Design DMAC, start of the top module:
module DMAC #(
    parameter AXI_ID_WD   = 2,
    parameter AXI_DATA_WD = 32,
    parameter AXI_ADDR_WD = 32,
    parameter AXI_STRB_WD = 4
)(
    input                      AXI_ACLK,
    input                      AXI_ARESETN,    
    input                      cmd_valid,
    input  [AXI_ADDR_WD-1 : 0] cmd_addr,
    input  [AXI_ID_WD-1   : 0] cmd_id,
    input  [1 : 0]             cmd_burst,
    input  [2 : 0]             cmd_size,
    input  [AXI_ADDR_WD-1 : 0] cmd_len,
    output                     cmd_ready,
    output                     cmd_abort,
    output [AXI_ADDR_WD-1 : 0] AXI_AWADDR,
    output [AXI_ID_WD-1   : 0] AXI_AWID,
    output [1 : 0]             AXI_AWBURST,
    output [2 : 0]             AXI_AWSIZE,
    output [7 : 0]             AXI_AWLEN,
    output                     AXI_AWVALID,
    input                      AXI_AWREADY,
    output [AXI_DATA_WD-1 : 0] AXI_WDATA,
    output [AXI_STRB_WD-1 : 0] AXI_WSTRB,
    output                     AXI_WLAST,
    output                     AXI_WVALID,
    input                      AXI_WREADY,
    input  [AXI_ID_WD-1   : 0] AXI_BID,
    input  [1 : 0]             AXI_BRESP,
    input                      AXI_BVALID,
    output                     AXI_BREADY,
    output [AXI_ADDR_WD-1 : 0] AXI_ARADDR,
    output [AXI_ID_WD-1   : 0] AXI_ARID,
    output [1 : 0]             AXI_ARBURST,
    output [2 : 0]             AXI_ARSIZE,
    output [7 : 0]             AXI_ARLEN,
    output                     AXI_ARVALID,
    input                      AXI_ARREADY,
    input  [AXI_DATA_WD-1 : 0] AXI_RDATA,
    input                      AXI_RLAST,
    input  [AXI_ID_WD-1   : 0] AXI_RID,
    input  [1 : 0]             AXI_RRESP,
    input                      AXI_RVALID,
    output                     AXI_RREADY
);
Size in the first run: ~1900 cells after synthesis.
clock: 6.1 ns
lec_check: 0
cap_margin: 20
core_margin: 2
core_utilization: 71
cts_cluster_size: 26
place_density_lb_addon: 0.25
setup_slack_margin: 1.37
slew_margin: 20
tns_end_percent: 40
run.sh (not shown) runs the stock make flow with config.mk's settings and CLKGATE_MAP_FILE=.
Then changed:
Settings changed: CORE_UTILIZATION 71 to 72, PLACE_DENSITY_LB_ADDON 0.25 to 0.0.
Clock period 6.1 ns to 5.6 ns, I/O delays scaled along.
Cell count goes up by 0.33%.
Global-route usage goes up by 0.62 points.
Combinational power goes up by 11%.
Sequential share of layout area goes down by 0.13 points.
Core utilization goes up by 1.0 points.
Then changed:
Settings changed: CORE_UTILIZATION 72 to 40, CTS_CLUSTER_SIZE 26 to default, PLACE_DENSITY_LB_ADDON 0.0 to default, SETUP_SLACK_MARGIN 1.37 to default, TNS_END_PERCENT 40 to default.
Clock period 5.6 ns to 4.73 ns, I/O delays scaled along.
Outcome:
- The new run finished clean
- area after synthesis is unchanged
- die area rose by 78%
- design area rose by 1.8%
- clock skew fell by 0.013 ns
- via count fell by 6.3%
- flip-flop count is unchanged
- core utilization fell by 38 points
- clock-buffer cell count rose by 10
- routed wire length rose by 1.5%

========
Starting RTL as in the previous note.
clock: 2.63 ns
lec_check: 0
abc_area: 1
cap_margin: 20
core_margin: 2
core_utilization: 72
cts_cluster_diameter: 358
cts_cluster_size: 95
place_density: 0.37
slew_margin: 20
tns_end_percent: 15
The starting point died in 5_1_grt on ODB-0269.
Next try:
Settings changed: ABC_AREA 1 to unset, CELL_PAD_IN_SITES_GLOBAL_PLACEMENT set to 2, CORE_UTILIZATION 72 to 40, CTS_CLUSTER_DIAMETER 358 to unset, CTS_CLUSTER_SIZE 95 to unset, PLACE_DENSITY 0.37 to unset, TNS_END_PERCENT 15 to unset.
Clock period 2.63 ns to 6.64 ns, I/O delays scaled along.
Effect:
- The new run went through all stages and came out clean
- die size rises by 60%
- synthesized cell count goes down by 32%
- synthesized area is lower by 10%
Next try:
Settings changed: CELL_PAD_IN_SITES_GLOBAL_PLACEMENT 2 to unset, CORE_UTILIZATION 40 to 68, CTS_CLUSTER_SIZE set to 37.
Clock period 6.64 ns to 2.94 ns, I/O delays scaled along.
- The new run produced a layout that fails on negative setup slack
- critical path depth falls by 3
- wire length rises by 21%
- non-clock buffer count rises by 230
- worst hold slack is better by 0.011 ns
- global-route usage rises by 18 points
- worst setup slack is worse by 2.5 ns
- die area falls by 41%
- sequential share of layout area falls by 2.9 points
- power rises by 140%
- sequential cell count does not change
- register-to-register slack is worse by 2.8 ns
Next try:
Settings changed: CORE_UTILIZATION 68 to 63, CTS_CLUSTER_SIZE 37 to 93.
Clock period 2.94 ns to 5.63 ns, I/O delays scaled along.
The changed run produced a clean layout.
Cell count falls by about 7%.
Worst setup slack gains 1.9 ns.
Global-route usage fell by 9.3 points.
Power falls by 52%.
Next try:
Settings changed: CORE_UTILIZATION 63 to 65, CTS_CLUSTER_SIZE 93 to unset, SETUP_SLACK_MARGIN set to -0.3, TNS_END_PERCENT set to 5.
Clock period 5.63 ns to 2.94 ns, I/O delays scaled along.
This time the run reached the layout checks and failed them: negative setup slack. Non-clock buffer count rose by 187. Worst hold slack degrades by 0.019 ns. Global-route usage is higher by 3.8 points.

========
Starting RTL as in the previous note.
export LEC_CHECK = 0
export ABC_AREA = 1
export CAP_MARGIN = 0
export CELL_PAD_IN_SITES_GLOBAL_PLACEMENT = 1
export CORE_MARGIN = 2
export CORE_UTILIZATION = 72
export CTS_CLUSTER_DIAMETER = 381
export CTS_CLUSTER_SIZE = 77
export HOLD_SLACK_MARGIN = 0.3
export MAX_ROUTING_LAYER = met5
export MIN_ROUTING_LAYER = met1
export PLACE_DENSITY_LB_ADDON = 0.0
export SETUP_SLACK_MARGIN = 0.48
export SLEW_MARGIN = 20
export TNS_END_PERCENT = 80
create_clock -name core_clock -period 1.64 [get_ports {AXI_ACLK}]
The baseline never finished: it broke off in 3_1_place_gp_skip_io, error FLW-0024.
Then changed:
ABC_AREA = unset   (was 1)
CAP_MARGIN = 20   (was 0)
CELL_PAD_IN_SITES_GLOBAL_PLACEMENT = unset   (was 1)
CTS_CLUSTER_DIAMETER = unset   (was 381)
CTS_CLUSTER_SIZE = unset   (was 77)
HOLD_SLACK_MARGIN = unset   (was 0.3)
MAX_ROUTING_LAYER = unset   (was met5)
MIN_ROUTING_LAYER = unset   (was met1)
PLACE_DENSITY_LB_ADDON = unset   (was 0.0)
SETUP_SLACK_MARGIN = unset   (was 0.48)
TNS_END_PERCENT = unset   (was 80)
clock period = 4.73 ns   (was 1.64 ns; I/O delays follow)
Now the flow finished clean. Synthesized area is lower by 10%. Synthesized cell count is lower by 32%. Die area is lower by 10%.
Then changed:
CORE_UTILIZATION = 68   (was 72)
CTS_CLUSTER_SIZE = 37   (was unset)
SETUP_SLACK_MARGIN = 0.81   (was unset)
clock period = 3.55 ns   (was 4.73 ns; I/O delays follow)
This time the run reached the layout checks and failed them: negative setup slack; sequential share of layout area fell by 3.5 points; total power rose by 49%; worst setup slack is worse by 620 ps; cell count rose by 6.1%; synthesized area stays the same; maximum frequency rose by 15%.
Then changed:
CORE_UTILIZATION = 65   (was 68)
CTS_CLUSTER_SIZE = unset   (was 37)
SETUP_SLACK_MARGIN = unset   (was 0.81)
clock period = 3.47 ns   (was 3.55 ns; I/O delays follow)
The changed run ran to the end with violations: negative setup slack.
Register-to-register slack improved by 170 ps.
Core utilization went down by 9.6 points.
First-iteration DRC count went down by 54%.
Clock power went up by about 2%.
Routed wire length went down by 21%.
Flip-flop count is unchanged.
Power went down by 6.8%.
Clock skew went down by 14 ps.
Via count went down by about 11%.
Area after synthesis stays the same.
Power is estimated from default activity; no workload was simulated.
